--- flow/config.mk ---
export PLATFORM = sky130hd
export DESIGN_NAME = Benes_8p
export DESIGN_NICKNAME = Benes_8p
export VERILOG_FILES = /design/flow/design.v
export SDC_FILE = /design/flow/constraint.sdc
export NUM_CORES = 4
export LEC_CHECK = 0
export CAP_MARGIN = 20
export CORE_MARGIN = 2
export CORE_UTILIZATION = 70
export CTS_CLUSTER_SIZE = 33
export HOLD_SLACK_MARGIN = 0.26
export SETUP_SLACK_MARGIN = -0.16
export SLEW_MARGIN = 20
--- flow/constraint.sdc ---
create_clock -name core_clock -period 1.55 [get_ports {clk}]
set_input_delay 0.3100 -clock core_clock [delete_from_list [all_inputs] [get_ports {clk}]]
set_output_delay 0.3100 -clock core_clock [all_outputs]
set_load 0.01 [all_outputs]
--- flow/design.v ---
module MN_Serials (
    input wire [2:0] mp0, mp1, mp2, mp3, mp4, mp5, mp6, mp7,
    output wire [2:0]  mn0, mn1, mn2, mn3, mn4, mn5, mn6, mn7
);
    wire [2:0] mp [0:7];
    reg [2:0] mn [0:7];
    assign mp[0] = mp0;
    assign mp[1] = mp1;
    assign mp[2] = mp2;
    assign mp[3] = mp3;
    assign mp[4] = mp4;
    assign mp[5] = mp5;
    assign mp[6] = mp6;
    assign mp[7] = mp7;
    assign mn0 = mn[0];
    assign mn1 = mn[1];
    assign mn2 = mn[2];
    assign mn3 = mn[3];
    assign mn4 = mn[4];
    assign mn5 = mn[5];
    assign mn6 = mn[6];
    assign mn7 = mn[7];
    integer i;
    always @(*) begin
        for (i=0; i<8; i=i+1) begin
            mn[i] = 3'd0;
        end
        for (i=0; i<8; i=i+1) begin
            mn[mp[i]] = i;
        end
    end
endmodule
module NB_Series (
    input wire [2:0] mp0, mp1, mp2, mp3, mp4, mp5, mp6, mp7,mn0, mn1, mn2, mn3, mn4, mn5, mn6, mn7,
    output wire [2:0]  nb0, nb1, nb2, nb3, nb4, nb5, nb6, nb7
);
    wire [2:0] mp [0:7];
    reg [2:0] nb [0:7];
    wire [2:0] mt [0:7];
    wire [2:0] mn [0:7];
    assign mp[0] = mp0;
    assign mp[1] = mp1;
    assign mp[2] = mp2;
    assign mp[3] = mp3;
    assign mp[4] = mp4;
    assign mp[5] = mp5;
    assign mp[6] = mp6;
    assign mp[7] = mp7;
    assign mn[0] = mn0;
    assign mn[1] = mn1;
    assign mn[2] = mn2;
    assign mn[3] = mn3;
    assign mn[4] = mn4;
    assign mn[5] = mn5;
    assign mn[6] = mn6;
    assign mn[7] = mn7;
    assign nb0 = nb[0];
    assign nb1 = nb[1];
    assign nb2 = nb[2];
    assign nb3 = nb[3];
    assign nb4 = nb[4];
    assign nb5 = nb[5];
    assign nb6 = nb[6];
    assign nb7 = nb[7];
    assign mt[0] = 3'd1;
    assign mt[1] = 3'd0;
    assign mt[2] = 3'd3;
    assign mt[3] = 3'd2;
    assign mt[4] = 3'd5;
    assign mt[5] = 3'd4;
    assign mt[6] = 3'd7;
    assign mt[7] = 3'd6;
    integer i;
    always @(*) begin
        for (i=0; i<8; i=i+1) begin
            nb[i] = mn[mt[mp[i]]];
        end
    end
endmodule
`timescale 1ns / 1ps
module Priority_4_Encoder(input wire [3:0] in1, output wire [1:0] value);
    wire [1:0] data_2;
    assign value[1] = &(in1[1:0]);
    assign value[0] = data_2[0];
    assign data_2 = value[1] ? in1[3:2] : in1[1:0];
endmodule
module decoder2to4 (
    input [1:0] in,      
    output reg [3:0] out  
);
always @(*) begin
    out = 4'b0000;  
    case (in)
        2'b00: out[0] = 1;
        2'b01: out[1] = 1;
        2'b10: out[2] = 1;
        2'b11: out[3] = 1;
        default: out = 4'b0000;  
    endcase
end
endmodule
module benes_4(
    input [1:0] in0,
    input [1:0] in1,
    input [1:0] in2,
    input [1:0] in3,
    output reg state_0_0,
    output reg state_0_1,
    output reg state_0_2,
    output reg state_1_0,
    output reg state_1_1,
    output reg state_1_2
);
always @(*) begin
    case({in0, in1, in2, in3})
        {2'd0, 2'd1, 2'd2, 2'd3}: begin
            state_0_0 = 1'b1;
            state_0_1 = 1'b1;
            state_0_2 = 1'b1;
            state_1_0 = 1'b1;
            state_1_1 = 1'b1;
            state_1_2 = 1'b1;
        end
        {2'd0, 2'd1, 2'd3, 2'd2}: begin
            state_0_0 = 1'b1;
            state_0_1 = 1'b1;
            state_0_2 = 1'b1;
            state_1_0 = 1'b1;
            state_1_1 = 1'b1;
            state_1_2 = 1'b0;
        end
        {2'd0, 2'd2, 2'd1, 2'd3}: begin
            state_0_0 = 1'b1;
            state_0_1 = 1'b1;
            state_0_2 = 1'b1;
            state_1_0 = 1'b0;
            state_1_1 = 1'b0;
            state_1_2 = 1'b0;
        end
        {2'd0, 2'd2, 2'd3, 2'd1}: begin
            state_0_0 = 1'b1;
            state_0_1 = 1'b1;
            state_0_2 = 1'b1;
            state_1_0 = 1'b1;
            state_1_1 = 1'b0;
            state_1_2 = 1'b0;
        end
        {2'd0, 2'd3, 2'd1, 2'd2}: begin
            state_0_0 = 1'b1;
            state_0_1 = 1'b1;
            state_0_2 = 1'b1;
            state_1_0 = 1'b0;
            state_1_1 = 1'b0;
            state_1_2 = 1'b1;
        end
        {2'd0, 2'd3, 2'd2, 2'd1}: begin
            state_0_0 = 1'b1;
            state_0_1 = 1'b1;
            state_0_2 = 1'b1;
            state_1_0 = 1'b1;
            state_1_1 = 1'b0;
            state_1_2 = 1'b1;
        end
        {2'd1, 2'd0, 2'd2, 2'd3}: begin
            state_0_0 = 1'b1;
            state_0_1 = 1'b1;
            state_0_2 = 1'b0;
            state_1_0 = 1'b1;
            state_1_1 = 1'b1;
            state_1_2 = 1'b1;
        end
        {2'd1, 2'd0, 2'd3, 2'd2}: begin
            state_0_0 = 1'b1;
            state_0_1 = 1'b1;
            state_0_2 = 1'b0;
            state_1_0 = 1'b1;
            state_1_1 = 1'b1;
            state_1_2 = 1'b0;
        end
        {2'd1, 2'd2, 2'd0, 2'd3}: begin
            state_0_0 = 1'b1;
            state_0_1 = 1'b1;
            state_0_2 = 1'b0;
            state_1_0 = 1'b0;
            state_1_1 = 1'b0;
            state_1_2 = 1'b0;
        end
        {2'd1, 2'd2, 2'd3, 2'd0}: begin
            state_0_0 = 1'b1;
            state_0_1 = 1'b1;
            state_0_2 = 1'b0;
            state_1_0 = 1'b1;
            state_1_1 = 1'b0;
            state_1_2 = 1'b0;
        end
        {2'd1, 2'd3, 2'd0, 2'd2}: begin
            state_0_0 = 1'b1;
            state_0_1 = 1'b1;
            state_0_2 = 1'b0;
            state_1_0 = 1'b0;
            state_1_1 = 1'b0;
            state_1_2 = 1'b1;
        end
        {2'd1, 2'd3, 2'd2, 2'd0}: begin
            state_0_0 = 1'b1;
            state_0_1 = 1'b1;
            state_0_2 = 1'b0;
            state_1_0 = 1'b1;
            state_1_1 = 1'b0;
            state_1_2 = 1'b1;
        end
        {2'd2, 2'd0, 2'd1, 2'd3}: begin
            state_0_0 = 1'b1;
            state_0_1 = 1'b0;
            state_0_2 = 1'b0;
            state_1_0 = 1'b1;
            state_1_1 = 1'b1;
            state_1_2 = 1'b1;
        end
        {2'd2, 2'd0, 2'd3, 2'd1}: begin
            state_0_0 = 1'b1;
            state_0_1 = 1'b0;
            state_0_2 = 1'b0;
            state_1_0 = 1'b0;
            state_1_1 = 1'b1;
            state_1_2 = 1'b1;
        end
        {2'd2, 2'd1, 2'd0, 2'd3}: begin
            state_0_0 = 1'b1;
            state_0_1 = 1'b0;
            state_0_2 = 1'b1;
            state_1_0 = 1'b1;
            state_1_1 = 1'b1;
            state_1_2 = 1'b1;
        end
        {2'd2, 2'd1, 2'd3, 2'd0}: begin
            state_0_0 = 1'b1;
            state_0_1 = 1'b0;
            state_0_2 = 1'b1;
            state_1_0 = 1'b0;
            state_1_1 = 1'b1;
            state_1_2 = 1'b1;
        end
        {2'd2, 2'd3, 2'd0, 2'd1}: begin
            state_0_0 = 1'b1;
            state_0_1 = 1'b0;
            state_0_2 = 1'b1;
            state_1_0 = 1'b1;
            state_1_1 = 1'b0;
            state_1_2 = 1'b1;
        end
        {2'd2, 2'd3, 2'd1, 2'd0}: begin
            state_0_0 = 1'b1;
            state_0_1 = 1'b0;
            state_0_2 = 1'b0;
            state_1_0 = 1'b1;
            state_1_1 = 1'b0;
            state_1_2 = 1'b1;
        end
        {2'd3, 2'd0, 2'd1, 2'd2}: begin
            state_0_0 = 1'b1;
            state_0_1 = 1'b0;
            state_0_2 = 1'b0;
            state_1_0 = 1'b1;
            state_1_1 = 1'b1;
            state_1_2 = 1'b0;
        end
        {2'd3, 2'd0, 2'd2, 2'd1}: begin
            state_0_0 = 1'b1;
            state_0_1 = 1'b0;
            state_0_2 = 1'b0;
            state_1_0 = 1'b0;
            state_1_1 = 1'b1;
            state_1_2 = 1'b0;
        end
        {2'd3, 2'd1, 2'd0, 2'd2}: begin
            state_0_0 = 1'b1;
            state_0_1 = 1'b0;
            state_0_2 = 1'b1;
            state_1_0 = 1'b1;
            state_1_1 = 1'b1;
            state_1_2 = 1'b0;
        end
        {2'd3, 2'd1, 2'd2, 2'd0}: begin
            state_0_0 = 1'b1;
            state_0_1 = 1'b0;
            state_0_2 = 1'b1;
            state_1_0 = 1'b0;
            state_1_1 = 1'b1;
            state_1_2 = 1'b0;
        end
        {2'd3, 2'd2, 2'd0, 2'd1}: begin
            state_0_0 = 1'b1;
            state_0_1 = 1'b0;
            state_0_2 = 1'b1;
            state_1_0 = 1'b1;
            state_1_1 = 1'b0;
            state_1_2 = 1'b0;
        end
        {2'd3, 2'd2, 2'd1, 2'd0}: begin
            state_0_0 = 1'b1;
            state_0_1 = 1'b0;
            state_0_2 = 1'b0;
            state_1_0 = 1'b1;
            state_1_1 = 1'b0;
            state_1_2 = 1'b0;
        end
        default: begin
            state_0_0 = 1'b0;
            state_0_1 = 1'b0;
            state_0_2 = 1'b0;
            state_1_0 = 1'b0;
            state_1_1 = 1'b0;
            state_1_2 = 1'b0;
        end
    endcase
end
endmodule
module Benes_8p (input wire [2:0] mp0, mp1, mp2, mp3, mp4, mp5, mp6, mp7,
    input clk,
    output reg [19:0] state
);
    wire [2:0] nb0, nb1, nb2, nb3, nb4, nb5, nb6, nb7;
    wire [2:0]  mn0, mn1, mn2, mn3, mn4, mn5, mn6, mn7;
    MN_Serials m1(.mp0(mp0),
    .mp1(mp1),
    .mp2(mp2),
    .mp3(mp3),
    .mp4(mp4),
    .mp5(mp5),
    .mp6(mp6),
    .mp7(mp7),
    .mn0(mn0),
    .mn1(mn1),
    .mn2(mn2),
    .mn3(mn3),
    .mn4(mn4),
    .mn5(mn5),
    .mn6(mn6),
    .mn7(mn7)
    );
    NB_Series m2(.mp0(MP_1[0]),
    .mp1(MP_1[1]),
    .mp2(MP_1[2]),
    .mp3(MP_1[3]),
    .mp4(MP_1[4]),
    .mp5(MP_1[5]),
    .mp6(MP_1[6]),
    .mp7(MP_1[7]),
    .mn0(MN_1[0]),
    .mn1(MN_1[1]),
    .mn2(MN_1[2]),
    .mn3(MN_1[3]),
    .mn4(MN_1[4]),
    .mn5(MN_1[5]),
    .mn6(MN_1[6]),
    .mn7(MN_1[7]),
    .nb0(nb0),
    .nb1(nb1),
    .nb2(nb2),
    .nb3(nb3),
    .nb4(nb4),
    .nb5(nb5),
    .nb6(nb6),
    .nb7(nb7)
    );
    wire [2:0] mp [0:7];
    integer i, j, m;
    reg [2:0] MP_1 [0:7];
    reg [2:0] MN_1 [0:7];
    reg [2:0] MP_2 [0:7];
    reg [2:0] NB_2 [0:7];
    reg [3:0] CI_2;
    reg [2:0] MP_3 [0:7];
    reg [2:0] NB_3 [0:7];
    reg [3:0] CI_3;
    wire [2:0] P_NEXT_3_W;
    reg [2:0] P_NEXT_3;
    reg [3:0] COVER_TBL_3;
    assign P_NEXT_3_W = (NB_2[1] == 3'b000) ? 3'b010 : NB_2[1];
    wire [3:0] MASK_3_2, MASK_3;
    wire [1:0] MIN_PORT_3_W; 
    assign MASK_3_2 = 4'b0001;
    decoder2to4 d3(.in(P_NEXT_3_W[2:1]),
    .out(MASK_3)
    );
    Priority_4_Encoder p3(.in1(COVER_TBL_3),
    .value(MIN_PORT_3_W)
    );
    reg [2:0] MP_4 [0:7];
    reg [2:0] NB_4 [0:7];
    reg [3:0] CI_4;
    wire [2:0] P_NEXT_4_W, P_NEXT_4_W1;
    reg [2:0] P_NEXT_4;
    reg [3:0] COVER_TBL_4;
    assign P_NEXT_4_W = NB_3[{P_NEXT_3[2:1], ~P_NEXT_3[0]}];
    assign P_NEXT_4_W1 = (COVER_TBL_3[P_NEXT_4_W[2:1]] == 0) ? P_NEXT_4_W: {MIN_PORT_3_W,1'b0} ;
    wire [3:0] MASK_4;
    wire [1:0] MIN_PORT_4_W;
    decoder2to4 d4(.in(P_NEXT_4_W1[2:1]),
    .out(MASK_4)
    );
    Priority_4_Encoder p4(.in1(COVER_TBL_4),
    .value(MIN_PORT_4_W)
    );
    reg [2:0] P_NEXT_5;
    reg [3:0] CI_5;
    reg [2:0] MP_5 [0:7];
    wire [2:0] P_NEXT_5_W, P_NEXT_5_W1;
    assign P_NEXT_5_W = NB_4[{P_NEXT_4[2:1], ~P_NEXT_4[0]}];
    assign P_NEXT_5_W1 = (COVER_TBL_4[P_NEXT_5_W[2:1]] == 0) ? P_NEXT_5_W: {MIN_PORT_4_W,1'b0} ;
    wire [3:0] MASK_5;
    decoder2to4 d5(.in(P_NEXT_5_W1[2:1]),
    .out(MASK_5)
    );
    reg [7:0] CO;
    reg [3:0] CI_6;
    reg [1:0] ump [0:3];
    reg [1:0] dmp [0:3];
    wire state_0_0, state_0_1, state_0_2, state_1_0, state_1_1, state_1_2;
    wire state_0_0d, state_0_1d, state_0_2d, state_1_0d, state_1_1d, state_1_2d;
    benes_4 B6_U(.in0(ump[0]),
        .in1(ump[1]),
        .in2(ump[2]),
        .in3(ump[3]),
        .state_0_0(state_0_0),
        .state_0_1(state_0_1),
        .state_0_2(state_0_2),
        .state_1_0(state_1_0),
        .state_1_1(state_1_1),
        .state_1_2(state_1_2)
    );
    benes_4 B6_D(.in0(dmp[0]),
        .in1(dmp[1]),
        .in2(dmp[2]),
        .in3(dmp[3]),
        .state_0_0(state_0_0d),
        .state_0_1(state_0_1d),
        .state_0_2(state_0_2d),
        .state_1_0(state_1_0d),
        .state_1_1(state_1_1d),
        .state_1_2(state_1_2d)
    );
    always@(posedge clk)begin
        MN_1[0] <= mn0;
        MN_1[1] <= mn1;
        MN_1[2] <= mn2;
        MN_1[3] <= mn3;
        MN_1[4] <= mn4;
        MN_1[5] <= mn5;
        MN_1[6] <= mn6;
        MN_1[7] <= mn7;
        MP_1[0] <= mp0;
        MP_1[1] <= mp1;
        MP_1[2] <= mp2;
        MP_1[3] <= mp3;
        MP_1[4] <= mp4;
        MP_1[5] <= mp5;
        MP_1[6] <= mp6;
        MP_1[7] <= mp7;
        NB_2[0] <= nb0;
        NB_2[1] <= nb1;
        NB_2[2] <= nb2;
        NB_2[3] <= nb3;
        NB_2[4] <= nb4;
        NB_2[5] <= nb5;
        NB_2[6] <= nb6;
        NB_2[7] <= nb7;
        MP_2[0] <= MP_1[0];
        MP_2[1] <= MP_1[1];
        MP_2[2] <= MP_1[2];
        MP_2[3] <= MP_1[3];
        MP_2[4] <= MP_1[4];
        MP_2[5] <= MP_1[5];
        MP_2[6] <= MP_1[6];
        MP_2[7] <= MP_1[7];
        CI_2[0] <= 1'b1;
        CI_2[1] <= 1'b0;
        CI_2[2] <= 1'b0;
        CI_2[3] <= 1'b0;
        P_NEXT_3 <= P_NEXT_3_W; 
        CI_3 <= CI_2 | (MASK_3 & {4{~P_NEXT_3_W[0]}});
        MP_3[0] <= MP_2[0];
        MP_3[1] <= MP_2[1];
        MP_3[2] <= MP_2[2];
        MP_3[3] <= MP_2[3];
        MP_3[4] <= MP_2[4];
        MP_3[5] <= MP_2[5];
        MP_3[6] <= MP_2[6];
        MP_3[7] <= MP_2[7];
        NB_3[0] <= NB_2[0];
        NB_3[1] <= NB_2[1];
        NB_3[2] <= NB_2[2];
        NB_3[3] <= NB_2[3];
        NB_3[4] <= NB_2[4];
        NB_3[5] <= NB_2[5];
        NB_3[6] <= NB_2[6];
        NB_3[7] <= NB_2[7];
        COVER_TBL_3 <= MASK_3 | MASK_3_2;
        P_NEXT_4 <= P_NEXT_4_W1; 
        CI_4 <= CI_3 | (MASK_4 & {4{~P_NEXT_4_W1[0]}});
        MP_4[0] <= MP_3[0];
        MP_4[1] <= MP_3[1];
        MP_4[2] <= MP_3[2];
        MP_4[3] <= MP_3[3];
        MP_4[4] <= MP_3[4];
        MP_4[5] <= MP_3[5];
        MP_4[6] <= MP_3[6];
        MP_4[7] <= MP_3[7];
        NB_4[0] <= NB_3[0];
        NB_4[1] <= NB_3[1];
        NB_4[2] <= NB_3[2];
        NB_4[3] <= NB_3[3];
        NB_4[4] <= NB_3[4];
        NB_4[5] <= NB_3[5];
        NB_4[6] <= NB_3[6];
        NB_4[7] <= NB_3[7];
        COVER_TBL_4 <= MASK_4 | COVER_TBL_3;
        MP_5[0] <= MP_4[0];
        MP_5[1] <= MP_4[1];
        MP_5[2] <= MP_4[2];
        MP_5[3] <= MP_4[3];
        MP_5[4] <= MP_4[4];
        MP_5[5] <= MP_4[5];
        MP_5[6] <= MP_4[6];
        MP_5[7] <= MP_4[7];
        P_NEXT_5 <= P_NEXT_5_W1; 
        CI_5 <= CI_4 | (MASK_5 & {4{~P_NEXT_5_W1[0]}});
        for (i=0; i<8; i=i+1) begin
            CO[MP_5[i]] <= CI_5[i[2:1]] ^ i[0] ;
        end
        for (j=0; j<4; j=j+1) begin
            ump[j] <= (CI_5[j]== 1'b1) ? MP_5[2*j][2:1] : MP_5[2*j+1][2:1];
            dmp[j] <= (CI_5[j]== 1'b1) ? MP_5[2*j+1][2:1] : MP_5[2*j][2:1];
        end
        CI_6 <= CI_5;
        for (m=0; m<4; m=m+1) begin
            state[5*m] <= CI_6[m];
            state[5*m+4] <= CO[2*m];
        end
        state[1] <= state_0_0;
        state[2] <= state_0_1;
        state[3] <= state_0_2;
        state[6] <= state_1_0;
        state[7] <= state_1_1;
        state[8] <= state_1_2;
        state[11] <= state_0_0d;
        state[12] <= state_0_1d;
        state[13] <= state_0_2d;
        state[16] <= state_1_0d;
        state[17] <= state_1_1d;
        state[18] <= state_1_2d;
    end
endmodule
--- flow/run.sh ---
#!/bin/bash
# the make line also repeats each setting of config.mk as NAME=value (left out here)
make -C /OpenROAD-flow-scripts/flow DESIGN_CONFIG=/design/flow/config.mk WORK_HOME=/design/flow/orfs CLKGATE_MAP_FILE= finish
==> flow_summary.yaml, run 1 <==
# generated from flow reports
synthesis:
  synth_adder_area_share_pct: 1.25
  fp_nets: 1163
  ys_ff: 279
  avgSynthCellArea_sq_um: 9.79
  syn_inst: 1127
  xor_share_pct: 0.874
  synth_area_sq_mm: 0.0110
  yosysTopAreaCellShare_pct: 50.6
  aoi_share_pct: 15.7
  ys_area_sq_mm: 0.0110
  yosysCellCount: 1127
  synthTopCellsByArea: "dfxtp_1, mux4_2, a21oi_1"
  edf_count: 0
  ys_seq_share_pct: 50.6
  synth_top_cell_by_count: "dfxtp_1"
  common_cells: "dfxtp_1, nand2_1, nor2_1"
  synthArstFlopShare_pct: 0
  mux_area_share_pct: 8.65
  synth_cell_type_count: 73
  topCombFamilyByArea: "simple AND/OR/NAND/NOR gates"
  synthFlopType: "dfxtp_1"
  ys_sh_simple_pct: 18.8
  yosysWarnings: 29
  yosysTopAreaCell: "dfxtp_1"
cts:
  cts_root_buf: "clkbuf_16"
  numCtsBuffers: 26
  cts_buffer_depth: 3
  h-tree-depth: 1
  cts_sinks: 279
place:
  port_buffers: 43
  place_congestion: 0.982
  post-place-ws_ns: -0.581
  dp_cells: 1524
  place_hpwl_mm: 24.5
die:
  ios: 45
  die_height_um: 130
  die_area_sq_mm: 0.0168
  initCoreUtil_pct: 72.0
  coreArea_sq_mm: 0.0153
  num_rows: 45
  die_w_um: 130
status:
  stop_stage: "5_1_grt"
  error_line: "[ERROR GRT-0116] Global routing finished with congestion. Check the congestion regions in the DRC Viewer."
  status: "did not finish"
global_route:
  track_usage_pct: 68.9
  grt_overflow_total: 11
-- routing by layer --
layer	GRT overflow	global-route usage, %
met5	0	10.6
met4	5	69.8
met3	0	48.7
met2	6	89.7
met1	0	69.0
-- timing repair --
item	4_1_cts
pin swaps	34
buffers inserted	7
gates resized	80
endpoints found under the setup margin	27
hold buffers	3
hold endpoints to repair	3
-- metrics by stage --
step,utilization (%),cell area (sq um)
after floorplan,-,11100
after global placement,85.4,13100
after detailed placement,85.4,13100
after CTS,93.9,14400
==> run 2: changes to the inputs <==
- CORE_UTILIZATION: 70 -> 72
- CTS_CLUSTER_DIAMETER: unset -> 28
- CTS_CLUSTER_SIZE: 33 -> 31
- HOLD_SLACK_MARGIN: 0.26 -> unset
- PLACE_DENSITY: unset -> 0.62
- SETUP_SLACK_MARGIN: -0.16 -> 0.51
- clock period: 1.55 -> 2.11 ns (I/O delays scaled with it)
==> flow_summary.yaml, run 2 <==
# generated from flow reports
die:
  ios: 45
  die_height_um: 128
  coreArea_sq_mm: 0.0151
  die_w_um: 128
  num_rows: 45
  die_area_sq_mm: 0.0163
  initCoreUtil_pct: 73.1
synthesis:
  yosysWarnings: 29
  mux_area_share_pct: 8.65
  synth_top_cell_by_count: "dfxtp_1"
  ys_area_sq_mm: 0.0110
  aoi_share_pct: 15.7
  common_cells: "dfxtp_1, nand2_1, nor2_1"
  synthFlopType: "dfxtp_1"
  ys_seq_share_pct: 50.6
  topCombFamilyByArea: "simple AND/OR/NAND/NOR gates"
  syn_inst: 1127
  edf_count: 0
  synth_adder_area_share_pct: 1.25
  synthTopCellsByArea: "dfxtp_1, mux4_2, a21oi_1"
  synth_cell_type_count: 73
  xor_share_pct: 0.874
  yosysTopAreaCell: "dfxtp_1"
  ys_sh_simple_pct: 18.8
  yosysCellCount: 1127
  synthArstFlopShare_pct: 0
  ys_ff: 279
  fp_nets: 1163
  synth_area_sq_mm: 0.0110
  avgSynthCellArea_sq_um: 9.79
  yosysTopAreaCellShare_pct: 50.6
cts:
  cts_buffer_depth: 3
  cts_root_buf: "clkbuf_16"
  cts_sinks: 279
  ctsHoldBuffers: 0
  numCtsBuffers: 43
  h-tree-depth: 2
place:
  place_hpwl_mm: 19.1
  post-place-ws_ns: 0.0274
  port_buffers: 43
  dpl_cell_area_sq_mm: 0.0118
  place_congestion: 0.967
status:
  error_line: "[ERROR GRT-0232] Routing congestion too high. Check the congestion heatmap in the GUI."
  stop_stage: "5_1_grt"
  status: "did not finish"
global_route:
  grt_overflow_total: 26
  track_usage_pct: 68.6
-- run 2: per-layer routing --
layer | global-route usage [%] | GRT overflow
met1 | 68.6 | 0
met2 | 91.1 | 13
met3 | 46.3 | 0
met4 | 70.9 | 13
met5 | 2.48 | 0
-- run 2: what timing repair did --
| item | CTS |
|---|---|
| gates resized | 131 |
| setup buffers | 24 |
| gates cloned | 0 |
| pin swaps | 35 |
| setup endpoints to repair | 63 |
-- run 2: metrics by stage --
stage / power [mW] / cells / hold slack, ns
3_5_place_dp: 10.2 / 1330 / 0.312
3_3_place_gp: 10.1 / 1330 / 0.310
2_1_floorplan: 8.99 / 1127 / 0.310
4_1_cts: 17.9 / 1434 / 0.321
==> run 3: changes to the inputs <==
- ABC_AREA: unset -> 1
- CORE_UTILIZATION: 72 -> 68
- CTS_CLUSTER_DIAMETER: 28 -> unset
- CTS_CLUSTER_SIZE: 31 -> 71
- PLACE_DENSITY: 0.62 -> unset
- SETUP_SLACK_MARGIN: 0.51 -> -0.15
- clock period: 2.11 -> 1.58 ns (I/O delays scaled with it)
==> flow_summary.yaml, run 3 <==
# generated from flow reports
status:
  status: "complete, but fails checks"
  check.faults: "setup timing"
critical_path:
  critPathMaxStageDelay_ns: 0.34
  r2r-start: "P_NEXT_4[2]"
  timing.critical_path.to: "CI_5[2]"
  worstSetupStartpointType: "flop"
  r2r-end: "CI_5[2]"
  crit_required_ns: 2.00
  worst-path-buf-inv: 1
  path_max_fanout: 10
  worstPathArrival_ns: 2.31
  cp-end-kind: "flop"
  critPathKind: "reg2reg"
  cp_cell_sequence: "inv_2, o21ai_0, nand2_1, nor2_1, nand2_1, o21ai_0, nand3_1, nand2_4, nand2_4, nand3_4, nand2_1"
  cp_slowest_cell: "dfxtp_1"
  crit_start: "P_NEXT_4[2]"
  reg2reg_depth: 11
  path_depth: 11
  r2r_slack_ns: -0.31
  cpMostUsedCell: "nand2_1"
  path_delay_family: "simple AND/OR/NAND/NOR gates"
power_and_ir_drop:
  total_power_mw: 21.0
  clock_power_mw: 6.89
  power-top-group: "registers"
  seq-power_mw: 9.14
  p_sw_share_pct: 33.2
  p_int_mw: 14.0
  switching_power_mw: 6.95
  leakage_nw: 6.26
  ir_worst_vdd_mv: 1.00
  combPwrFrac_pct: 23.5
  pwr-share-seq_pct: 43.6
  powerDensity_mw_per_mm2: 1580
  p_comb_mw: 4.92
  p_clk_share_pct: 32.9
drt:
  top_layer: "met5"
  wl_met3_mm: 4.06
  routed-wl-met2_mm: 16.4
  wire_per_inst_um: 21.4
  drt-met1-wl_mm: 12.3
  drtPass1Iterations: 11
  drc: 0
  antenna_left: 0
  num_antenna_cells: 0
  avgViaCountPerCell: 6.39
  drt_iter0_markers: 1802
  vias: 10900
  wl_mm: 36.5
die:
  die_area_sq_mm: 0.0166
  die_height_um: 129
  coreArea_sq_mm: 0.0152
  num_rows: 45
  initCoreUtil_pct: 69.6
  die_w_um: 129
  ios: 45
global_route:
  track_usage_pct: 39.8
  grt_pass1_vias: 10200
  grt_overflow_total: 0
  antenna_found_initial: 2
  grt_pass1_wl_mm: 51.1
  grt_max_degree: 16
place:
  post-place-ws_ns: -0.231
  port_buffers: 43
  place_congestion: 1.03
  place_hpwl_mm: 22.7
final_timing:
  clock-skew-final_ns: 0.0101
  min_period_ns: 1.89
  fin_crit_sh_pct: 119
  hold_violations: 0
  worst_slack_ns: -0.308
  slew_viol_final: 0
  rsz0062_at_grt: "true"
  max_slew_margin_pct: 59.7
  tightest_slew_ns: 0.599
  hold_ws_ns: 0.223
  fmax_mhz: 530
  setup_violations: 37
synthesis:
  syn_inst: 1337
  xor_share_pct: 0.579
  yosysWarnings: 29
  mux_area_share_pct: 0
  fp_nets: 1373
  ys_seq_share_pct: 52.8
  synth_adder_area_share_pct: 1.30
  ys_area_sq_mm: 0.0106
  edf_count: 0
  topCombFamilyByArea: "simple AND/OR/NAND/NOR gates"
  common_cells: "dfxtp_1, nand2_1, inv_1"
  yosysCellCount: 1337
  avgSynthCellArea_sq_um: 7.92
  synth_area_sq_mm: 0.0106
  synth_cell_type_count: 48
  synthFlopType: "dfxtp_1"
  synth_top_cell_by_count: "dfxtp_1"
  yosysTopAreaCellShare_pct: 52.8
  aoi_share_pct: 11.1
  yosysTopAreaCell: "dfxtp_1"
  ys_ff: 279
  synthTopCellsByArea: "dfxtp_1, nand2_1, inv_1"
  synthArstFlopShare_pct: 0
  ys_sh_simple_pct: 25.8
cts:
  clk_pin_slew_ns: 0.06
  cts_tree: "yes"
  h-tree-depth: 1
  numCtsBuffers: 26
  cts_sinks: 279
  ctsHoldBuffers: 0
  cts_root_buf: "clkbuf_16"
  clkLatencyLatePin_ns: 0.54
  cts_buffer_depth: 3
hold_path:
  hold_path_class: "in2reg"
  holdPathEnd: "MP_1[0][0]"
  hold_path_depth: 1
  hp-start: "mp0[0]"
finish:
  area_growth_syn_to_layout_pct: 25.5
  fill_cells: 776
  nets: 1537
  combGateArea_sq_mm: 0.00444
  flop_area_sq_mm: 0.00562
run:
  warnings: 33
  drv_cap: 0
-- run 3: area by class of cell --
| cell class | count | share of cell area (%) |
|---|---|---|
| Clock buffer | 34 | 5.74 |
| Tap cell | 188 | 1.77 |
| Inverter | 207 | 5.87 |
| Sequential cell | 279 | 42.3 |
| Timing Repair Buffer | 154 | 9.59 |
| Clock inverter | 11 | 1.29 |
| Multi-Input combinational cell | 833 | 33.4 |
-- run 3: metrics by stage --
stage / area [sq um] / cells / setup TNS, ns / utilization, %
detailed placement: 12000 / 1660 / -3.59 / 78.8
global route: 13300 / 1706 / -6.51 / 87.4
CTS: 13000 / 1705 / -3.78 / 85.2
floorplan: 10600 / 1337 / 0 / -
finish: 13300 / 1706 / -4.48 / 87.4
global placement: 12000 / 1660 / -2.32 / 78.8
-- run 3: metal layers --
layer,up-vias,GRT usage (%)
met3,346,9.31
met5,-,0
li1,4741,-
met1,4891,43.9
met2,923,67.7
met4,4,28.0
-- run 3: what timing repair did --
| action | in CTS | in global routing |
|---|---|---|
| gates resized | 15 | 105 |
| setup endpoints to repair | 14 | 28 |
| buffers inserted | 0 | 3 |
| pin swaps | 0 | 30 |
==> run 4: changes to the inputs <==
- CORE_ASPECT_RATIO: unset -> 1.43
- CORE_UTILIZATION: 68 -> 72
- CTS_CLUSTER_DIAMETER: unset -> 392
- CTS_CLUSTER_SIZE: 71 -> 96
- PLACE_DENSITY: unset -> 0.4
- SETUP_SLACK_MARGIN: -0.15 -> 0.15
- TNS_END_PERCENT: unset -> 10
- clock period: 1.58 -> 0.681 ns (I/O delays scaled with it)
==> flow_summary.yaml, run 4 <==
# generated from flow reports
status:
  stop_stage: "4_1_cts"
  status: "did not finish"
  error_line: "[ERROR DPL-0038] Utilization greater than 100%, impossible to legalize"
synthesis:
  synthTopCellsByArea: "dfxtp_1, nand2_1, inv_1"
  ys_ff: 279
  ys_area_sq_mm: 0.0106
  avgSynthCellArea_sq_um: 7.92
  yosysTopAreaCellShare_pct: 52.8
  xor_share_pct: 0.579
  aoi_share_pct: 11.1
  synthArstFlopShare_pct: 0
  synthFlopType: "dfxtp_1"
  ys_seq_share_pct: 52.8
  synth_area_sq_mm: 0.0106
  yosysCellCount: 1337
  synth_adder_area_share_pct: 1.30
  edf_count: 0
  fp_nets: 1373
  synth_top_cell_by_count: "dfxtp_1"
  mux_area_share_pct: 0
  common_cells: "dfxtp_1, nand2_1, inv_1"
  topCombFamilyByArea: "simple AND/OR/NAND/NOR gates"
  yosysTopAreaCell: "dfxtp_1"
  synth_cell_type_count: 48
  yosysWarnings: 29
  syn_inst: 1337
  ys_sh_simple_pct: 25.8
place:
  place_hpwl_mm: 28.5
  place_congestion: 1.19
  port_buffers: 43
die:
  coreArea_sq_mm: 0.0145
  die_height_um: 149
  ios: 45
  die_area_sq_mm: 0.0157
  initCoreUtil_pct: 72.9
  num_rows: 53
  die_w_um: 105
-- run 4: through the flow --
| stage | instances | instance area [sq um] | setup slack, ns | util (%) | hold slack, ns |
|---|---|---|---|---|---|
| after global placement | 1839 | 13400 | -1.09 | 92.6 | 0.309 |
| after floorplan | 1337 | 10700 | -0.779 | - | 0.164 |
| after detailed placement | 1839 | 13400 | -1.23 | 92.6 | 0.312 |
==> run 5: changes to the inputs <==
- CORE_ASPECT_RATIO: 1.43 -> unset
- CORE_UTILIZATION: 72 -> 68
- CTS_CLUSTER_DIAMETER: 392 -> unset
- CTS_CLUSTER_SIZE: 96 -> 73
- PLACE_DENSITY: 0.4 -> unset
- SETUP_SLACK_MARGIN: 0.15 -> -0.07
- TNS_END_PERCENT: 10 -> unset
- clock period: 0.681 -> 1.31 ns (I/O delays scaled with it)
==> flow_summary.yaml, run 5 <==
# generated from flow reports
synthesis:
  synthTopCellsByArea: "dfxtp_1, nand2_1, inv_1"
  edf_count: 0
  synth_area_sq_mm: 0.0106
  synth_top_cell_by_count: "dfxtp_1"
  ys_area_sq_mm: 0.0106
  syn_inst: 1337
  mux_area_share_pct: 0
  ys_seq_share_pct: 52.8
  synthFlopType: "dfxtp_1"
  xor_share_pct: 0.579
  yosysTopAreaCellShare_pct: 52.8
  yosysWarnings: 29
  yosysTopAreaCell: "dfxtp_1"
  ys_sh_simple_pct: 25.8
  synthArstFlopShare_pct: 0
  synth_adder_area_share_pct: 1.30
  common_cells: "dfxtp_1, nand2_1, inv_1"
  yosysCellCount: 1337
  topCombFamilyByArea: "simple AND/OR/NAND/NOR gates"
  synth_cell_type_count: 48
  fp_nets: 1373
  ys_ff: 279
  avgSynthCellArea_sq_um: 7.92
  aoi_share_pct: 11.1
die:
  die_w_um: 129
  die_area_sq_mm: 0.0166
  num_rows: 45
  coreArea_sq_mm: 0.0152
  initCoreUtil_pct: 69.6
  die_height_um: 129
  ios: 45
status:
  status: "did not finish"
  error_line: "[ERROR GRT-0116] Global routing finished with congestion. Check the congestion regions in the DRC Viewer."
  stop_stage: "5_1_grt"
place:
  dpl_cell_area_sq_mm: 0.0126
  post-place-ws_ns: -0.484
  dp_cells: 1734
  port_buffers: 43
  place_congestion: 1.00
  place_hpwl_mm: 23.7
cts:
  h-tree-depth: 1
  numCtsBuffers: 27
  cts_root_buf: "clkbuf_16"
  cts_sinks: 279
  cts_buffer_depth: 3
global_route:
  grt_overflow_total: 17
  track_usage_pct: 68.5
-- run 5: timing repair --
action | in CTS
hold buffers | 0
setup buffers | 18
pin swaps | 50
endpoints found under the setup margin | 56
gates cloned | 2
resized | 184
-- run 5: per-stage QoR --
step	utilization (%)	power, mW
floorplan	-	13.7
global placement	83.0	16.0
detailed placement	83.0	16.3
CTS	93.6	25.5
-- run 5: layer usage --
metal | track usage, % | GRT overflow
met3 | 51.8 | 0
met2 | 88.8 | 6
met5 | 17.1 | 0
met4 | 70.8 | 11
met1 | 65.5 | 0
==> run 6: changes to the inputs <==
- ABC_AREA: 1 -> unset
- CELL_PAD_IN_SITES_DETAIL_PLACEMENT: unset -> 0
- CELL_PAD_IN_SITES_GLOBAL_PLACEMENT: unset -> 1
- CORE_MARGIN: 2 -> 5
- CORE_UTILIZATION: 68 -> 59
- CTS_CLUSTER_SIZE: 73 -> unset
- GPL_TIMING_DRIVEN: unset -> 1
- HOLD_SLACK_MARGIN: unset -> 0.18
- PLACE_DENSITY: unset -> 0.39
- SETUP_SLACK_MARGIN: -0.07 -> -0.11
- clock period: 1.31 -> 1.7 ns (I/O delays scaled with it)
==> flow_summary.yaml, run 6 <==
# generated from flow reports
status:
  status: "complete, but fails checks"
  check.faults: "setup timing"
synthesis:
  topCombFamilyByArea: "simple AND/OR/NAND/NOR gates"
  mux_area_share_pct: 8.65
  syn_inst: 1127
  synthTopCellsByArea: "dfxtp_1, mux4_2, a21oi_1"
  synthArstFlopShare_pct: 0
  yosysTopAreaCell: "dfxtp_1"
  synthFlopType: "dfxtp_1"
  synth_area_sq_mm: 0.0110
  yosysWarnings: 29
  yosysCellCount: 1127
  synth_top_cell_by_count: "dfxtp_1"
  ys_seq_share_pct: 50.6
  avgSynthCellArea_sq_um: 9.79
  synth_cell_type_count: 73
  synth_adder_area_share_pct: 1.25
  ys_area_sq_mm: 0.0110
  xor_share_pct: 0.874
  ys_sh_simple_pct: 18.8
  edf_count: 0
  ys_ff: 279
  yosysTopAreaCellShare_pct: 50.6
  common_cells: "dfxtp_1, nand2_1, nor2_1"
  fp_nets: 1163
  aoi_share_pct: 15.7
critical_path:
  r2r_slack_ns: -0.18
  timing.critical_path.to: "CI_4[2]"
  cp-end-kind: "flop"
  worstSetupStartpointType: "flop"
  path_max_fanout: 7
  cp_slowest_cell: "mux4_2"
  critPathMaxStageDelay_ns: 0.46
  worst-path-buf-inv: 2
  crit_required_ns: 2.12
  path_delay_family: "AND-OR/OR-AND gates"
  reg2reg_depth: 7
  crit_start: "P_NEXT_3[0]"
  path_depth: 7
  r2r-end: "CI_4[2]"
  cp_cell_sequence: "buf_6, nand2_2, mux4_2, a21o_4, buf_4, a41o_1, a31o_2"
  worstPathArrival_ns: 2.30
  r2r-start: "P_NEXT_3[0]"
  critPathKind: "reg2reg"
final_timing:
  tightest_slew_ns: 0.562
  min_period_ns: 1.88
  fmax_mhz: 531
  clock-skew-final_ns: 0.0120
  max_slew_margin_pct: 62.1
  hold_violations: 0
  fin_crit_sh_pct: 111
  worst_slack_ns: -0.183
  rsz0062_at_grt: "true"
  slew_viol_final: 0
  setup_violations: 24
die:
  initCoreUtil_pct: 59.4
  die_area_sq_mm: 0.0215
  coreArea_sq_mm: 0.0186
  num_rows: 50
  die_height_um: 147
  die_w_um: 147
  ios: 45
power_and_ir_drop:
  leakage_nw: 5.93
  combPwrFrac_pct: 25.9
  clock_power_mw: 6.41
  ir_worst_vdd_mv: 1.07
  p_sw_share_pct: 29.6
  seq-power_mw: 8.55
  switching_power_mw: 5.98
  power-top-group: "registers"
  pwr-share-seq_pct: 42.4
  powerDensity_mw_per_mm2: 1410
  p_clk_share_pct: 31.7
  p_comb_mw: 5.23
  p_int_mw: 14.2
drt:
  drt_iter0_markers: 703
  avgViaCountPerCell: 5.85
  wire_per_inst_um: 18.8
  wl_mm: 29.8
  vias: 9281
  drc: 0
  num_antenna_cells: 0
  antenna_left: 0
  drtPass1Iterations: 5
place:
  dp_cells: 1530
  place_hpwl_mm: 21.3
  port_buffers: 43
  place_congestion: 0.923
finish:
  area_growth_syn_to_layout_pct: 29.4
  fill_cells: 1275
  fin_cells: 1587
  final_util_pct: 76.8
  nets: 1369
cts:
  cts_tree: "yes"
  h-tree-depth: 1
  cts_root_buf: "clkbuf_16"
  cts_buffer_depth: 3
  clk_pin_slew_ns: 0.07
  clkLatencyLatePin_ns: 0.53
  numCtsBuffers: 27
  cts_sinks: 279
hold_path:
  holdPathEnd: "MP_1[0][2]"
  hp-start: "mp0[2]"
  hold_path_depth: 1
  hold_path_class: "in2reg"
global_route:
  grt_pass1_wl_mm: 47.7
  antenna_found_initial: 0
  grt_max_degree: 16
  track_usage_pct: 27.2
  grt_overflow_total: 0
  grt_pass1_vias: 9127
run:
  warnings: 34
  drv_cap: 0
## run 6: timing repair
item / 4_1_cts / 5_1_grt
resized: 23 / 56
gates cloned: 0 / 0
hold buffers: 0 / 0
pin swaps: 13 / 25
endpoints found under the hold margin: 0 / 0
setup buffers: 8 / 1
endpoints found under the setup margin: 13 / 18
## run 6: per-layer routing
layer | part of all wire (%) | GRT usage (%) | up-vias
li1 | - | - | 4487
met1 | 39 | 32.5 | 4409
met2 | 51 | 49.0 | 304
met3 | 4.9 | 3.92 | 81
met4 | 4.7 | 11.3 | 0
met5 | 0 | 0 | -
## run 6: final cells by class
class	count	area [sq um]	area share [%]
flip-flops and latches	279	5620	39.4
multi-input cells	734	5250	36.8
repair buffers	241	1950	13.7
clock buffers	35	746	5.23
well taps	234	293	2.05
clock inverters	14	226	1.59
inverters	50	190	1.33
## run 6: metrics by stage
step / area, sq um / hold WS (ns) / total power [mW] / setup slack [ns] / setup TNS [ns]
global placement: 13000 / 0.310 / 13.5 / -0.215 / -3.49
global route: 14300 / 0.255 / 21.2 / -0.262 / -3.66
detailed placement: 13000 / 0.312 / 13.5 / -0.265 / -4.34
floorplan: 11100 / 0.310 / 11.1 / -0.123 / -0.443
finish: 14300 / 0.261 / 20.2 / -0.183 / -1.03
CTS: 14100 / 0.247 / 20.0 / -0.208 / -1.94
==> run 7: changes to the inputs <==
- CAP_MARGIN: 20 -> 15
- CELL_PAD_IN_SITES_DETAIL_PLACEMENT: 0 -> unset
- CELL_PAD_IN_SITES_GLOBAL_PLACEMENT: 1 -> unset
- CORE_MARGIN: 5 -> 2
- CORE_UTILIZATION: 59 -> 70
- CTS_CLUSTER_SIZE: unset -> 33
- GPL_TIMING_DRIVEN: 1 -> unset
- HOLD_SLACK_MARGIN: 0.18 -> -0.09
- PLACE_DENSITY: 0.39 -> unset
- SETUP_SLACK_MARGIN: -0.11 -> 0.6
- clock period: 1.7 -> 2.05 ns (I/O delays scaled with it)
==> flow_summary.yaml, run 7 <==
# generated from flow reports
global_route:
  track_usage_pct: 40.8
  grt_pass1_wl_mm: 52.8
  grt_pass1_vias: 9715
  grt_max_degree: 17
  grt_overflow_total: 0
  antenna_found_initial: 4
cts:
  clkLatencyLatePin_ns: 0.55
  clk_pin_slew_ns: 0.08
  cts_tree: "yes"
  ctsHoldBuffers: 0
  numCtsBuffers: 26
  cts_root_buf: "clkbuf_16"
  cts_sinks: 279
  h-tree-depth: 1
  cts_buffer_depth: 3
final_timing:
  tightest_slew_ns: 0.813
  rsz0062_at_grt: "true"
  min_period_ns: 2.63
  worst_slack_ns: -0.578
  hold_violations: 0
  slew_viol_final: 0
  fin_crit_sh_pct: 128
  fin_setup_tns_ns: -1.09
  fmax_mhz: 381
  max_slew_margin_pct: 45.8
  setup_violations: 7
  hold_ws_ns: 0.147
  clock-skew-final_ns: 0.0174
status:
  status: "complete, but fails checks"
  check.faults: "setup timing"
hold_path:
  holdPathEnd: "MP_1[2][1]"
  hold_path_depth: 1
  hp-start: "mp2[1]"
  hold_path_class: "in2reg"
synthesis:
  mux_area_share_pct: 8.65
  synth_adder_area_share_pct: 1.25
  topCombFamilyByArea: "simple AND/OR/NAND/NOR gates"
  ys_ff: 279
  synthArstFlopShare_pct: 0
  xor_share_pct: 0.874
  synthTopCellsByArea: "dfxtp_1, mux4_2, a21oi_1"
  yosysTopAreaCell: "dfxtp_1"
  ys_area_sq_mm: 0.0110
  yosysTopAreaCellShare_pct: 50.6
  common_cells: "dfxtp_1, nand2_1, nor2_1"
  aoi_share_pct: 15.7
  edf_count: 0
  synth_area_sq_mm: 0.0110
  synthFlopType: "dfxtp_1"
  syn_inst: 1127
  ys_seq_share_pct: 50.6
  yosysWarnings: 29
  fp_nets: 1163
  avgSynthCellArea_sq_um: 9.79
  synth_cell_type_count: 73
  ys_sh_simple_pct: 18.8
  synth_top_cell_by_count: "dfxtp_1"
  yosysCellCount: 1127
power_and_ir_drop:
  power-top-group: "registers"
  clock_power_mw: 4.99
  seq-power_mw: 7.53
  leakage_nw: 5.79
  ir_worst_vdd_mv: 0.897
  pwr-share-seq_pct: 42.2
  p_comb_mw: 5.31
  combPwrFrac_pct: 29.8
  total_power_mw: 17.8
  p_int_mw: 11.4
  p_sw_share_pct: 36.0
  powerDensity_mw_per_mm2: 1260
  p_clk_share_pct: 28.0
  switching_power_mw: 6.42
place:
  dpl_cell_area_sq_mm: 0.0119
  dp_cells: 1356
  place_congestion: 0.946
  post-place-ws_ns: 0.0181
  place_hpwl_mm: 19.6
  port_buffers: 43
drt:
  drtPass1Iterations: 9
  wire_per_inst_um: 29.7
  wl_mm: 43.8
  drc: 0
  antenna_left: 0
  avgViaCountPerCell: 7.48
  vias: 11000
  drt_iter0_markers: 1882
critical_path:
  path_delay_family: "AND-OR/OR-AND gates"
  critPathMaxStageDelay_ns: 0.72
  reg2reg_depth: 8
  crit_required_ns: 2.42
  cp_slowest_cell: "a221oi_2"
  worstSetupStartpointType: "flop"
  worstPathArrival_ns: 3.00
  worst-path-buf-inv: 1
  r2r-start: "MP_5[4][0]"
  cp-end-kind: "flop"
  critPathKind: "reg2reg"
  r2r_slack_ns: -0.58
  cp_cell_sequence: "inv_1, ha_1, nor3b_2, a21oi_1, nor3_2, nor2_1, a221oi_2, o221ai_1"
  r2r-end: "CO[4]"
  path_max_fanout: 6
  crit_start: "MP_5[4][0]"
  path_depth: 8
  timing.critical_path.to: "CO[4]"
die:
  num_rows: 45
  die_height_um: 130
  ios: 45
  initCoreUtil_pct: 72.0
  coreArea_sq_mm: 0.0153
  die_area_sq_mm: 0.0168
  die_w_um: 130
finish:
  area_growth_syn_to_layout_pct: 28.8
  fill_cells: 500
  fin_cells: 1477
  final_util_pct: 92.7
  nets: 1282
  flop_area_sq_mm: 0.00575
  combGateArea_sq_mm: 0.00585
  final_area_sq_mm: 0.0142
run:
  warnings: 34
  drv_cap: 0
## run 7: routing by layer
| metal | GRT usage, % | wire (um) | up-vias |
|---|---|---|---|
| met5 | 0 | 24 | - |
| met4 | 26.4 | 5130 | 4 |
| met3 | 9.66 | 5620 | 540 |
| met2 | 70.2 | 19400 | 1217 |
| met1 | 45.5 | 13700 | 4985 |
| li1 | - | - | 4300 |
## run 7: timing repair
action | 4_1_cts | 5_1_grt
cloned | 0 | 1
setup buffers | 35 | 37
endpoints found under the setup margin | 72 | 52
gates resized | 225 | 141
pin swaps | 43 | 55
## run 7: area by class of cell
type                    count  area share (%)
inverters                  50            1.35
repair buffers            155            9.22
well taps                 211            1.86
clock buffers              33            5.13
clock inverters            14           0.793
multi-input cells         734            41.2
flip-flops and latches    279            40.5
diodes                      1          0.0176
==> run 8: changes to the inputs <==
- CAP_MARGIN: 15 -> 20
- CORE_UTILIZATION: 70 -> 72
- CTS_CLUSTER_SIZE: 33 -> unset
- HOLD_SLACK_MARGIN: -0.09 -> unset
- PLACE_DENSITY_LB_ADDON: unset -> 0.27
- SETUP_SLACK_MARGIN: 0.6 -> -0.08
- clock period: 2.05 -> 1.84 ns (I/O delays scaled with it)
==> flow_summary.yaml, run 8 <==
# generated from flow reports
drt:
  vias: 10600
  antenna_left: 0
  drtPass1Iterations: 15
  avgViaCountPerCell: 7.26
  drc: 0
  drt_iter0_markers: 2139
  wire_per_inst_um: 25.6
  wl_mm: 37.3
power_and_ir_drop:
  clock_power_mw: 5.68
  p_clk_share_pct: 30.7
  pwr-share-seq_pct: 43.6
  p_int_mw: 12.3
  powerDensity_mw_per_mm2: 1370
  p_sw_share_pct: 33.3
  ir_worst_vdd_mv: 1.22
  p_comb_mw: 4.75
  seq-power_mw: 8.07
  combPwrFrac_pct: 25.7
  switching_power_mw: 6.16
  power-top-group: "registers"
  leakage_nw: 5.47
final_timing:
  tightest_slew_ns: 0.739
  rsz0062_at_grt: "true"
  slew_viol_final: 0
  hold_violations: 0
  fmax_mhz: 451
  worst_slack_ns: -0.380
  fin_crit_sh_pct: 121
  setup_violations: 18
  min_period_ns: 2.22
  max_slew_margin_pct: 50.6
  clock-skew-final_ns: 0.0238
  fin_setup_tns_ns: -3.13
cts:
  ctsHoldBuffers: 0
  cts_tree: "yes"
  clk_pin_slew_ns: 0.08
  cts_buffer_depth: 3
  clkLatencyLatePin_ns: 0.56
  h-tree-depth: 1
  numCtsBuffers: 26
  cts_sinks: 279
  cts_root_buf: "clkbuf_16"
critical_path:
  path_delay_family: "AND-OR/OR-AND gates"
  r2r-end: "P_NEXT_4[0]"
  worstSetupStartpointType: "flop"
  path_max_fanout: 10
  timing.critical_path.to: "P_NEXT_4[0]"
  worstPathArrival_ns: 2.69
  cp_cell_sequence: "buf_4, mux2i_1, o21ai_0, o21ai_2, nand2_2, buf_6, or3_1, a21oi_1"
  cp-end-kind: "flop"
  crit_start: "P_NEXT_3[0]"
  critPathKind: "reg2reg"
  critPathMaxStageDelay_ns: 0.42
  crit_required_ns: 2.31
  path_depth: 8
  reg2reg_depth: 8
  r2r-start: "P_NEXT_3[0]"
  cp_slowest_cell: "dfxtp_4"
  r2r_slack_ns: -0.38
  worst-path-buf-inv: 2
synthesis:
  yosysTopAreaCellShare_pct: 50.6
  synth_adder_area_share_pct: 1.25
  fp_nets: 1163
  ys_ff: 279
  aoi_share_pct: 15.7
  ys_area_sq_mm: 0.0110
  synth_cell_type_count: 73
  yosysCellCount: 1127
  synth_area_sq_mm: 0.0110
  edf_count: 0
  synthFlopType: "dfxtp_1"
  common_cells: "dfxtp_1, nand2_1, nor2_1"
  synthTopCellsByArea: "dfxtp_1, mux4_2, a21oi_1"
  yosysWarnings: 29
  ys_sh_simple_pct: 18.8
  synthArstFlopShare_pct: 0
  xor_share_pct: 0.874
  synth_top_cell_by_count: "dfxtp_1"
  ys_seq_share_pct: 50.6
  syn_inst: 1127
  mux_area_share_pct: 8.65
  topCombFamilyByArea: "simple AND/OR/NAND/NOR gates"
  yosysTopAreaCell: "dfxtp_1"
  avgSynthCellArea_sq_um: 9.79
finish:
  combGateArea_sq_mm: 0.00523
  area_growth_syn_to_layout_pct: 22.2
  final_util_pct: 89.3
  nets: 1289
  flop_area_sq_mm: 0.00561
  fill_cells: 620
die:
  ios: 45
  num_rows: 45
  die_height_um: 128
  initCoreUtil_pct: 73.1
  die_w_um: 128
  die_area_sq_mm: 0.0163
  coreArea_sq_mm: 0.0151
global_route:
  grt_overflow_total: 0
  grt_pass1_wl_mm: 54.8
  grt_pass1_vias: 10100
  grt_max_degree: 16
  track_usage_pct: 42.8
  antenna_found_initial: 1
place:
  place_congestion: 0.953
  place_hpwl_mm: 19.9
  post-place-ws_ns: -0.263
  port_buffers: 43
status:
  check.faults: "setup timing"
  status: "complete, but fails checks"
hold_path:
  hold_path_depth: 1
  hold_path_class: "in2reg"
  hp-start: "mp0[0]"
  holdPathEnd: "MP_1[0][0]"
run:
  warnings: 31
  drv_cap: 0
[run 8: per-stage QoR]
stage	power, mW	std cells	hold WS, ns	area (sq um)
2_1_floorplan	10.3	1127	0.310	11000
3_3_place_gp	11.8	1402	0.310	12300
3_5_place_dp	12.1	1402	0.312	12300
4_1_cts	17.7	1453	0.266	13300
5_1_grt	18.9	1460	0.278	13500
6_report	18.5	1460	0.274	13500
[run 8: layout make-up]
cell class	count	share of cell area, %
clock buffer	35	5.46
antenna	1	0.0186
inverter	50	1.39
timing repair buffer	162	9.97
clock inverter	11	0.947
sequential	279	41.6
tap	188	1.75
multi-input combinational	734	38.8
[run 8: what timing repair did]
item | in CTS | in global routing
resized | 39 | 37
buffers inserted | 5 | 6
gates cloned | 0 | 0
pin swaps | 18 | 16
endpoints found under the setup margin | 16 | 18
[run 8: per-layer routing]
| layer | share of wire [%] | track usage (%) | wire length [um] | vias up |
|---|---|---|---|---|
| met5 | 0 | 0 | 0 | - |
| met4 | 9.5 | 27.0 | 3530 | 0 |
| met3 | 11 | 9.43 | 4220 | 379 |
| met2 | 46 | 71.5 | 17100 | 1075 |
| met1 | 33 | 50.3 | 12400 | 4829 |
| li1 | - | - | - | 4317 |
==> run 9: changes to the inputs <==
- ABC_AREA: unset -> 1
- CORE_UTILIZATION: 72 -> 69
- CTS_CLUSTER_DIAMETER: unset -> 370
- CTS_CLUSTER_SIZE: unset -> 100
- PLACE_DENSITY_LB_ADDON: 0.27 -> unset
- SETUP_SLACK_MARGIN: -0.08 -> unset
- clock period: 1.84 -> 1.3 ns (I/O delays scaled with it)
==> flow_summary.yaml, run 9 <==
# generated from flow reports
die:
  die_w_um: 128
  die_area_sq_mm: 0.0163
  coreArea_sq_mm: 0.0151
  initCoreUtil_pct: 70.2
  ios: 45
  die_height_um: 128
  num_rows: 45
place:
  place_congestion: 1.03
  port_buffers: 43
  place_hpwl_mm: 26.4
  dp_cells: 1761
  post-place-ws_ns: -0.561
synthesis:
  yosysTopAreaCell: "dfxtp_1"
  synth_cell_type_count: 48
  topCombFamilyByArea: "simple AND/OR/NAND/NOR gates"
  avgSynthCellArea_sq_um: 7.92
  synthFlopType: "dfxtp_1"
  ys_ff: 279
  aoi_share_pct: 11.1
  xor_share_pct: 0.579
  yosysCellCount: 1337
  synth_top_cell_by_count: "dfxtp_1"
  common_cells: "dfxtp_1, nand2_1, inv_1"
  yosysTopAreaCellShare_pct: 52.8
  mux_area_share_pct: 0
  ys_sh_simple_pct: 25.8
  ys_seq_share_pct: 52.8
  synth_area_sq_mm: 0.0106
  fp_nets: 1373
  synthArstFlopShare_pct: 0
  synth_adder_area_share_pct: 1.30
  edf_count: 0
  yosysWarnings: 29
  ys_area_sq_mm: 0.0106
  syn_inst: 1337
  synthTopCellsByArea: "dfxtp_1, nand2_1, inv_1"
cts:
  numCtsBuffers: 6
  cts_sinks: 279
  cts_buffer_depth: 3
  cts_root_buf: "clkbuf_16"
  h-tree-depth: 1
status:
  stop_stage: "5_1_grt"
  error_line: "[ERROR DPL-0038] Utilization greater than 100%, impossible to legalize"
  status: "did not finish"
[run 9: through the flow]
| step | instance area, sq um | utilization [%] | hold slack (ns) |
|---|---|---|---|
| detailed placement | 12900 | 85.7 | 0.312 |
| global placement | 12900 | 85.7 | 0.310 |
| floorplan | 10700 | - | 0.288 |
| CTS | 13800 | 91.2 | 0.0795 |
[run 9: repair_timing]
item                                    CTS
hold buffers                              0
endpoints found under the hold margin     0
gates cloned                              0
buffers inserted                         22
gates resized                           255
pin swaps                                41
endpoints found under the setup margin   64
==> run 10: changes to the inputs <==
- ABC_AREA: 1 -> 0
- CORE_UTILIZATION: 69 -> 67
- CTS_CLUSTER_DIAMETER: 370 -> 27
- CTS_CLUSTER_SIZE: 100 -> 34
- MAX_ROUTING_LAYER: unset -> met4
- PLACE_DENSITY_LB_ADDON: unset -> 0.29
- SETUP_SLACK_MARGIN: unset -> -0.09
- clock period: 1.3 -> 1.94 ns (I/O delays scaled with it)
==> flow_summary.yaml, run 10 <==
# generated from flow reports
synthesis:
  yosysTopAreaCellShare_pct: 50.6
  ys_seq_share_pct: 50.6
  synth_adder_area_share_pct: 1.25
  synth_top_cell_by_count: "dfxtp_1"
  synthFlopType: "dfxtp_1"
  ys_sh_simple_pct: 18.8
  topCombFamilyByArea: "simple AND/OR/NAND/NOR gates"
  mux_area_share_pct: 8.65
  avgSynthCellArea_sq_um: 9.79
  ys_area_sq_mm: 0.0110
  yosysWarnings: 29
  yosysTopAreaCell: "dfxtp_1"
  aoi_share_pct: 15.7
  syn_inst: 1127
  synth_cell_type_count: 73
  ys_ff: 279
  common_cells: "dfxtp_1, nand2_1, nor2_1"
  synth_area_sq_mm: 0.0110
  xor_share_pct: 0.874
  yosysCellCount: 1127
  synthArstFlopShare_pct: 0
  fp_nets: 1163
  edf_count: 0
  synthTopCellsByArea: "dfxtp_1, mux4_2, a21oi_1"
final_timing:
  clock-skew-final_ns: 0.0274
  min_period_ns: 2.13
  rsz0062_at_grt: "true"
  setup_violations: 14
  hold_violations: 0
  max_slew_margin_pct: 52.0
  fin_crit_sh_pct: 110
  slew_viol_final: 0
  worst_slack_ns: -0.188
  tightest_slew_ns: 0.719
  fmax_mhz: 470
critical_path:
  cp_slowest_cell: "dfxtp_1"
  reg2reg_depth: 7
  path_depth: 7
  r2r_slack_ns: -0.19
  cp-end-kind: "flop"
  crit_start: "MP_5[4][0]"
  timing.critical_path.to: "CO[0]"
  worstPathArrival_ns: 2.59
  worstSetupStartpointType: "flop"
  r2r-start: "MP_5[4][0]"
  path_max_fanout: 4
  r2r-end: "CO[0]"
  path_delay_family: "simple AND/OR/NAND/NOR gates"
  critPathKind: "reg2reg"
  cp_cell_sequence: "inv_1, ha_1, nor4_1, nand2_1, nor3_1, a221oi_2, o221ai_1"
  crit_required_ns: 2.40
  worst-path-buf-inv: 1
  critPathMaxStageDelay_ns: 0.42
die:
  die_area_sq_mm: 0.0175
  die_height_um: 132
  coreArea_sq_mm: 0.0160
  ios: 45
  die_w_um: 132
  initCoreUtil_pct: 68.9
  num_rows: 46
cts:
  clk_pin_slew_ns: 0.06
  clkLatencyLatePin_ns: 0.56
  cts_sinks: 279
  cts_root_buf: "clkbuf_16"
  cts_tree: "yes"
  h-tree-depth: 2
  numCtsBuffers: 46
  cts_buffer_depth: 3
  ctsHoldBuffers: 0
place:
  place_hpwl_mm: 19.4
  port_buffers: 43
  place_congestion: 0.940
  dp_cells: 1414
run:
  warnings: 31
  drv_cap: 0
power_and_ir_drop:
  p_sw_share_pct: 32.4
  combPwrFrac_pct: 20.3
  p_comb_mw: 4.28
  powerDensity_mw_per_mm2: 1490
  ir_worst_vdd_mv: 1.14
  pwr-share-seq_pct: 36.8
  clock_power_mw: 9.07
  total_power_mw: 21.1
  switching_power_mw: 6.84
  p_int_mw: 14.3
  seq-power_mw: 7.78
  power-top-group: "the clock network"
  p_clk_share_pct: 42.9
  leakage_nw: 5.77
global_route:
  grt_overflow_total: 0
  track_usage_pct: 40.9
  grt_max_degree: 17
  grt_pass1_wl_mm: 54.6
  antenna_found_initial: 0
  grt_pass1_vias: 10100
drt:
  avgViaCountPerCell: 7.03
  antenna_left: 0
  drtPass1Iterations: 7
  wire_per_inst_um: 25.3
  drt_iter0_markers: 1578
  wl_mm: 38.1
  vias: 10600
  drc: 0
  num_antenna_cells: 0
hold_path:
  hold_path_class: "in2reg"
  holdPathEnd: "MP_1[0][2]"
  hold_path_depth: 1
  hp-start: "mp0[2]"
status:
  status: "complete, but fails checks"
  check.faults: "setup timing"
finish:
  area_growth_syn_to_layout_pct: 28.3
  fill_cells: 717
  fin_cells: 1504
  nets: 1286
-- run 10: final cells by class --
| class | instances | area, sq um | share of cell area [%] |
|---|---|---|---|
| inverter | 50 | 190 | 1.34 |
| sequential | 279 | 5610 | 39.7 |
| timing repair buffer | 139 | 1160 | 8.23 |
| tap | 216 | 270 | 1.91 |
| clock buffer | 50 | 1190 | 8.39 |
| clock inverter | 36 | 517 | 3.65 |
| multi-input combinational | 734 | 5200 | 36.8 |
-- run 10: timing repair --
item / in CTS / in global routing
gates resized: 25 / 46
setup buffers: 1 / 3
endpoints found under the hold margin: 0 / 0
endpoints found under the setup margin: 15 / 15
pin swaps: 6 / 17
-- run 10: per-layer routing --
layer / up-vias / routed length, um / track usage, %
li1: 4342 / - / -
met2: 1015 / 17800 / 66.1
met4: 0 / 3280 / 26.5
met5: - / 0 / -
met3: 353 / 4140 / 8.88
met1: 4863 / 12900 / 46.0
-- run 10: through the flow --
stage / setup slack [ns] / area, sq um / hold WS [ns] / utilization [%] / setup TNS [ns]
5_1_grt: -0.308 / 14100 / 0.282 / 88.4 / -2.06
6_report: -0.188 / 14100 / 0.296 / 88.4 / -1.26
4_1_cts: -0.152 / 14000 / 0.289 / 87.2 / -0.753
2_1_floorplan: -0.0493 / 11000 / 0.310 / - / -0.0493
3_3_place_gp: -0.0977 / 12200 / 0.310 / 76.1 / -0.106
3_5_place_dp: -0.199 / 12200 / 0.312 / 76.1 / -0.737
==> run 11: changes to the inputs <==
- ABC_AREA: 0 -> unset
- CORE_UTILIZATION: 67 -> 58
- CTS_CLUSTER_DIAMETER: 27 -> unset
- CTS_CLUSTER_SIZE: 34 -> 57
- HOLD_SLACK_MARGIN: unset -> -0.1
- MAX_ROUTING_LAYER: met4 -> unset
- PLACE_DENSITY_LB_ADDON: 0.29 -> unset
- SETUP_SLACK_MARGIN: -0.09 -> 0.39
- clock period: 1.94 -> 1.32 ns (I/O delays scaled with it)
==> flow_summary.yaml, run 11 <==
# generated from flow reports
final_timing:
  fin_crit_sh_pct: 154
  hold_ws_ns: -0.0772
  tightest_slew_ns: 1.16
  slew_viol_final: 0
  rsz0062_at_grt: "true"
  worst_slack_ns: -0.709
  fmax_mhz: 493
  clock-skew-final_ns: 0.0218
  max_slew_margin_pct: 21.9
  setup_violations: 52
  hold_violations: 1
  min_period_ns: 2.03
global_route:
  grt_overflow_total: 0
  track_usage_pct: 35.8
  grt_pass1_vias: 10700
  grt_max_degree: 17
  grt_pass1_wl_mm: 56.4
  antenna_found_initial: 3
synthesis:
  yosysTopAreaCellShare_pct: 50.6
  mux_area_share_pct: 8.65
  synth_adder_area_share_pct: 1.25
  synth_top_cell_by_count: "dfxtp_1"
  synthTopCellsByArea: "dfxtp_1, mux4_2, a21oi_1"
  ys_area_sq_mm: 0.0110
  aoi_share_pct: 15.7
  xor_share_pct: 0.874
  common_cells: "dfxtp_1, nand2_1, nor2_1"
  yosysCellCount: 1127
  yosysTopAreaCell: "dfxtp_1"
  avgSynthCellArea_sq_um: 9.79
  fp_nets: 1163
  topCombFamilyByArea: "simple AND/OR/NAND/NOR gates"
  synthFlopType: "dfxtp_1"
  ys_seq_share_pct: 50.6
  synth_area_sq_mm: 0.0110
  ys_sh_simple_pct: 18.8
  syn_inst: 1127
  synthArstFlopShare_pct: 0
  synth_cell_type_count: 73
  yosysWarnings: 29
  edf_count: 0
  ys_ff: 279
finish:
  flop_area_sq_mm: 0.00578
  nets: 1510
  combGateArea_sq_mm: 0.00646
  final_util_pct: 90.7
  area_growth_syn_to_layout_pct: 53.9
  fill_cells: 659
cts:
  h-tree-depth: 1
  cts_sinks: 279
  cts_root_buf: "clkbuf_16"
  cts_tree: "yes"
  numCtsBuffers: 28
  ctsHoldBuffers: 0
  cts_buffer_depth: 3
  clkLatencyLatePin_ns: 0.56
  clk_pin_slew_ns: 0.07
die:
  die_w_um: 142
  num_rows: 50
  die_height_um: 142
  ios: 45
  die_area_sq_mm: 0.0201
  initCoreUtil_pct: 59.0
  coreArea_sq_mm: 0.0187
drt:
  wire_per_inst_um: 26.8
  drtPass1Iterations: 7
  drc: 0
  antenna_left: 0
  avgViaCountPerCell: 6.72
  drt_iter0_markers: 1372
  wl_mm: 46.3
  num_antenna_cells: 0
  vias: 11600
status:
  check.faults: "hold timing, setup timing"
  status: "complete, but fails checks"
hold_path:
  hold_path_class: "in2reg"
  hold_path_depth: 1
  hp-start: "mp2[2]"
  holdPathEnd: "MP_1[2][2]"
critical_path:
  path_depth: 8
  crit_start: "MP_5[2][0]"
  crit_required_ns: 1.72
  cp_slowest_cell: "dfxtp_2"
  path_max_fanout: 2
  critPathKind: "reg2reg"
  worstSetupStartpointType: "flop"
  worst-path-buf-inv: 1
  cp_cell_sequence: "inv_2, ha_4, nor2_1, and4_1, a21oi_1, a211o_1, a221oi_2, o221ai_1"
  critPathMaxStageDelay_ns: 0.36
  r2r_slack_ns: -0.71
  cp-end-kind: "flop"
  path_delay_family: "AND-OR/OR-AND gates"
  r2r-start: "MP_5[2][0]"
  reg2reg_depth: 8
  r2r-end: "CO[0]"
  worstPathArrival_ns: 2.43
  timing.critical_path.to: "CO[0]"
power_and_ir_drop:
  pwr-share-seq_pct: 37.4
  powerDensity_mw_per_mm2: 1790
  clock_power_mw: 8.34
  p_clk_share_pct: 27.4
  p_int_mw: 20.3
  leakage_nw: 7.25
  seq-power_mw: 11.3
  ir_worst_vdd_mv: 1.75
  p_sw_share_pct: 33.3
  p_comb_mw: 10.7
  power-top-group: "registers"
  combPwrFrac_pct: 35.2
  switching_power_mw: 10.1
place:
  place_congestion: 0.895
  port_buffers: 43
  place_hpwl_mm: 22.8
run:
  warnings: 34
  drv_cap: 0
-- run 11: metrics by stage --
step	TNS [ns]	power, mW	instances	cell area [sq um]	worst slack, ns
global placement	-18.45	18.3	1606	14000	-0.571
CTS	-9.73	27.7	1697	16000	-0.543
floorplan	-5.73	15.1	1127	11900	-0.503
finish	-14.95	30.4	1727	17000	-0.709
global route	-16.63	31.2	1727	17000	-0.798
detailed placement	-19.89	18.5	1606	14000	-0.618
-- run 11: cell type report --
class                           count  area share (%)
Clock buffer                       33            4.48
Timing Repair Buffer              381            19.4
Multi-Input combinational cell    734            38.1
Inverter                           50            1.20
Sequential cell                   279            34.0
Tap cell                          234            1.73
Clock inverter                     16            1.10
-- run 11: layer usage --
metal	part of all wire [%]	global-route usage [%]	vias to the layer above	routed length, um
met2	48	65.4	968	22100
met4	10	23.0	6	4780
met1	31	38.4	5432	14600
li1	-	-	4769	-
met3	10	5.80	422	4780
met5	0.071	0	-	33
-- run 11: timing repair --
item,in CTS,in global routing
cloned,2,0
buffers inserted,40,30
pin swaps,85,89
endpoints found under the setup margin,100,92
gates resized,328,201
Power figures rest on the tool's default switching activity, not on a simulated workload.
